== job 5891 ==
==> flow/design.v (excerpt) <==
module axi_slave #(
    parameter AXI_ID_WD   = 2,
    parameter AXI_DATA_WD = 32,
    parameter AXI_ADDR_WD = 32,
    parameter AXI_STRB_WD = 4
    )(
    input                      S_AXI_ACLK,
    input                      S_AXI_ARESETN,
    input  [AXI_ADDR_WD-1 : 0] S_AXI_AWADDR,
    input  [AXI_ID_WD-1   : 0] S_AXI_AWID,
    input  [1 : 0]             S_AXI_AWBURST,
    input  [2 : 0]             S_AXI_AWSIZE,
    input  [7 : 0]             S_AXI_AWLEN,
    input                      S_AXI_AWVALID,
    output                     S_AXI_AWREADY,
    input  [AXI_DATA_WD-1 : 0] S_AXI_WDATA,
    input  [AXI_STRB_WD-1 : 0] S_AXI_WSTRB,
    input                      S_AXI_WLAST,
    input                      S_AXI_WVALID,
    output                     S_AXI_WREADY,
    output [AXI_ID_WD-1   : 0] S_AXI_BID,
    output [1 : 0]             S_AXI_BRESP,
    output                     S_AXI_BVALID,
    input                      S_AXI_BREADY,
    input  [AXI_ADDR_WD-1 : 0] S_AXI_ARADDR,
    input  [AXI_ID_WD-1   : 0] S_AXI_ARID,
    input  [1 : 0]             S_AXI_ARBURST,
    input  [2 : 0]             S_AXI_ARSIZE,
    input  [7 : 0]             S_AXI_ARLEN,
    input                      S_AXI_ARVALID,
    output                     S_AXI_ARREADY,
    output [AXI_DATA_WD-1 : 0] S_AXI_RDATA,
    output                     S_AXI_RLAST,
    output [AXI_ID_WD-1   : 0] S_AXI_RID,
    output [1 : 0]             S_AXI_RRESP,
    output                     S_AXI_RVALID,
    input                      S_AXI_RREADY
    );
For scale: about 2100 flip-flops, roughly 86000 sq um of cells after synthesis.
clock: 3.54 ns
lec_check: 0
abc_area: 0
cap_margin: 15
cell_pad_in_sites_detail_placement: 0
cell_pad_in_sites_global_placement: 0
core_margin: 2
core_utilization: 72
cts_cluster_diameter: 93
gpl_routability_driven: 1
min_routing_layer: met1
place_density_lb_addon: 0.06
setup_slack_margin: -0.18
slew_margin: 20
tns_end_percent: 65
run.sh (not shown) runs the stock make flow with config.mk's settings and CLKGATE_MAP_FILE=.
In job 5891 the implementation completed, yet the final layout does not meet the checks, the culprit being negative setup slack.
### job 5891 -> job 2545
Settings: SETUP_SLACK_MARGIN removed (was -0.18); MIN_ROUTING_LAYER removed (was met1); CTS_CLUSTER_DIAMETER removed (was 93); GPL_ROUTABILITY_DRIVEN removed (was 1); PLACE_DENSITY newly set to 0.5; TNS_END_PERCENT removed (was 65); PLACE_DENSITY_LB_ADDON removed (was 0.06); CAP_MARGIN changed from 15 to 20; ABC_AREA removed (was 0); CTS_CLUSTER_SIZE newly set to 15; the clock period (ns, I/O delays scaled along) changed from 3.54 to 4.76.
Results
Job 2545 finished all stages; however, its layout fails the closing checks, the failures being negative setup slack.
Diff job 5891 -> job 2545 | largest fanout of any net on the critical path | decrease of 1
| total wire length | job 2545 vs job 5891 | better |
Portion of total power attributed to combinational logic (higher): job 5891
Taking job 5891 as the reference, in job 2545 max capacitance violation total flat; insertion delay at the late pin of the worst-skew pair flat; final cell count down 315; core utilization down 1.7 points.
The routed length on met3 in job 5891 is 1.19 times that in job 2545.
Post-place setup slack on job 2545 is ahead of job 5891.
[inputs] job 4660 vs job 2545
Settings: putting CTS_CLUSTER_DIAMETER at 105 where nothing was set; swapping 0.5 for 0.61 in PLACE_DENSITY; putting HOLD_SLACK_MARGIN at -0.06 where nothing was set; swapping 20 for 5 in CAP_MARGIN; swapping 20 for 40 in SLEW_MARGIN; putting TNS_END_PERCENT at 65 where nothing was set.
- Job 4660: all stages done; final checks FAILED (negative setup slack).
- Job 4660 and job 2545 ended up with roughly the same delay of the slowest critical-path stage.
- Between job 2545 and job 4660, the flow reports via count decreasing by a few percent.
- On post-CTS setup repair buffer count, the higher figure sits with job 4660, not job 2545.
- Final net count of job 4660 falls short of that of job 2545 slightly.
- Cells: job 4660 has fewer instances than job 2545
- Job 4660 vs job 2545 — design area dropped by a few percent
- Routed wire length: job 4660 vs job 2545 down about 3%
- On first-pass iteration count of the detailed router, the lower figure sits with job 4660, not job 2545.
> inputs changed (job 4660 -> job 7977)
Settings: putting MIN_ROUTING_LAYER at met1 where nothing was set; swapping 5 for 15 in CAP_MARGIN; clearing PLACE_DENSITY, which used to be 0.61; putting SETUP_SLACK_MARGIN at -0.14 where nothing was set; putting GPL_ROUTABILITY_DRIVEN at 1 where nothing was set; swapping 105 for 78 in CTS_CLUSTER_DIAMETER.
[summary]
The clock network area share of job 4660 and that of job 7977 are within noise of each other. From job 4660 to job 7977 the numbers moved as follows: maximum frequency rose by about 2%; non-clock buffer count fell by 48; total design power fell by 0.74%. Ran to the end and failed final checks on negative setup slack: job 7977. Between job 4660 and job 7977, met2 demand-to-capacity share in global routing is lower for job 7977, job 4660 comes in above that.


Starting RTL as in the previous note.
clock: 10.0 ns
lec_check: 0
cap_margin: 20
cell_pad_in_sites_detail_placement: 2
cell_pad_in_sites_global_placement: 4
core_margin: 2
core_utilization: 30
place_density: 0.5
slew_margin: 20
Change:
CELL_PAD_IN_SITES_DETAIL_PLACEMENT = 0   (was 2)
CORE_UTILIZATION = 40   (was 30)
SETUP_SLACK_MARGIN = 1.45   (was not set)
clock period = 5.92 ns   (was 10.0 ns; I/O delays follow)
The changed run produced a clean layout.
Power rises by 67%.
Setup slack gets worse by 1200 ps.
Clock power climbs by 48%.
Utilization climbs by 13 points.
First-iteration DRC count rose by 27%.
Area after synthesis does not change.
Design area is higher by 2.6%.
Change:
CELL_PAD_IN_SITES_DETAIL_PLACEMENT = 2   (was 0)
SETUP_SLACK_MARGIN = 2.52   (was 1.45)
clock period = 11.1 ns   (was 5.92 ns; I/O delays follow)
The new run ran to the end with no violations.
Worst setup slack improved by 2600 ps.
Flip-flop count does not change.
Wire length rose by 2.6%.
Global-route usage goes up by 0.68 points.


Setup of job 6257:
axi_slave again, from the RTL that the note above started with.
==> flow/config.mk <==
export PLATFORM = sky130hd
export DESIGN_NAME = axi_slave
export DESIGN_NICKNAME = axi_slave
export VERILOG_FILES = /design/flow/design.v
export SDC_FILE = /design/flow/constraint.sdc
export NUM_CORES = 4
export LEC_CHECK = 0
export ABC_AREA = 1
export CAP_MARGIN = 15
export CELL_PAD_IN_SITES_DETAIL_PLACEMENT = 2
export CELL_PAD_IN_SITES_GLOBAL_PLACEMENT = 4
export CORE_MARGIN = 4
export CORE_UTILIZATION = 43
export GPL_ROUTABILITY_DRIVEN = 1
export MIN_ROUTING_LAYER = met2
export PLACE_DENSITY_LB_ADDON = 0.06
export SETUP_SLACK_MARGIN = 1.06
export SLEW_MARGIN = 5
export TNS_END_PERCENT = 95
==> flow/constraint.sdc <==
create_clock -name core_clock -period 5.73 [get_ports {S_AXI_ACLK}]
set_input_delay 1.1460 -clock core_clock [delete_from_list [all_inputs] [get_ports {S_AXI_ACLK}]]
set_output_delay 1.1460 -clock core_clock [all_outputs]
set_load 0.01 [all_outputs]
Job 6257: all stages done; final checks FAILED (setup timing).
Input changes introduced in job 8493 (baseline for comparison: job 6257):
- PLACE_DENSITY: unset -> 0.5
- TNS_END_PERCENT: 95 -> unset
- SLEW_MARGIN: 5 -> 20
- SETUP_SLACK_MARGIN: 1.06 -> unset
- GPL_ROUTABILITY_DRIVEN: 1 -> unset
- GPL_TIMING_DRIVEN: unset -> 0
- CTS_CLUSTER_DIAMETER: unset -> 228
- ABC_AREA: 1 -> unset
- CORE_UTILIZATION: 43 -> 30
- PLACE_DENSITY_LB_ADDON: 0.06 -> unset
- MAX_ROUTING_LAYER: unset -> met4
- CAP_MARGIN: 15 -> 20
- CORE_MARGIN: 4 -> 2
- the clock period (ns, I/O delays scaled along): 5.73 -> 10.0
### Flow results
- Job 8493 finished every step from synthesis to the final layout, and the layout passed the timing, DRC and antenna checks.
- Job 8493 vs. job 6257: core utilization before placement went down by 13 points.
- In the flow results for job 8493 and job 6257, the average instance area after synthesis is larger on job 8493.
- Between job 8493 and job 6257, non-clock buffer count is lower for job 8493, job 6257 comes in above that.
- Slowest cell on the critical path: sky130_fd_sc_hd__o22ai_1 -> job 8493, sky130_fd_sc_hd__ha_4 -> job 6257
Inputs modified between job 8493 and job 8430:
- MIN_ROUTING_LAYER: met2 -> unset
- GPL_TIMING_DRIVEN: 0 -> unset
- CTS_CLUSTER_SIZE: unset -> 15
- PLACE_DENSITY: 0.5 -> unset
- CTS_CLUSTER_DIAMETER: 228 -> unset
- MAX_ROUTING_LAYER: met4 -> unset
- CELL_PAD_IN_SITES_DETAIL_PLACEMENT: 2 -> 0
- CORE_UTILIZATION: 30 -> 47
- the clock period (ns, I/O delays scaled along): 10.0 -> 4.31
[summary]
- Completing all stages was not enough for job 8430: its layout failed the final checks because of setup timing.
- Job 8493 reached the final stage; the timing, DRC and antenna checks on its layout passed.
- Job 8430 vs job 8493 on core utilization: job 8430 is the higher one.
- In the flow results for job 8493 and job 8430, the clock power is smaller on job 8493.
- Compare job 8493 and job 8430 | first-iteration DRC count higher: job 8493
- Comparing job 8493 and job 8430, the higher share of power burned in the clock network was measured on job 8493.
- Compared with job 8493, job 8430 shows a higher post-cts sizing count.
- Clock buffer count down 69 in job 8430 wrt job 8493
- Re total routed wirelength: job 8430 is 77 mm down on job 8493.
- In job 8430, the part of the total power dissipated in sequential elements came out 1.0 points above the value in job 8493.
Modified inputs, job 2750 compared to job 8430
- putting TNS_END_PERCENT at 5 where nothing was set
- swapping 47 for 57 in CORE_UTILIZATION
- putting CTS_CLUSTER_DIAMETER at 379 where nothing was set
## What came out
The flow for job 2750 finished, though final verification flagged setup timing. Job 8430 ran in full, but the layout does not pass; the checks complain about setup timing. Job 8430 ended up with S_AXI_RDATA[4] as its end point of the critical path; job 2750 ended up with S_AXI_RDATA[2]. Job 2750 against job 8430: critical path depth fell by 3, non-filler instance count after layout decreased 815, count of standard-cell rows fell 15, combinational share of power higher. Compared with job 8430, in job 2750 final cell area excluding filler cells went down by about 5%, internal cell power went down by about 11%, post-CTS setup buffer count went down by 52, number of clock-tree buffers in the layout went down by about 30%.
Power figures rest on the tool's default switching activity, not on a simulated workload.
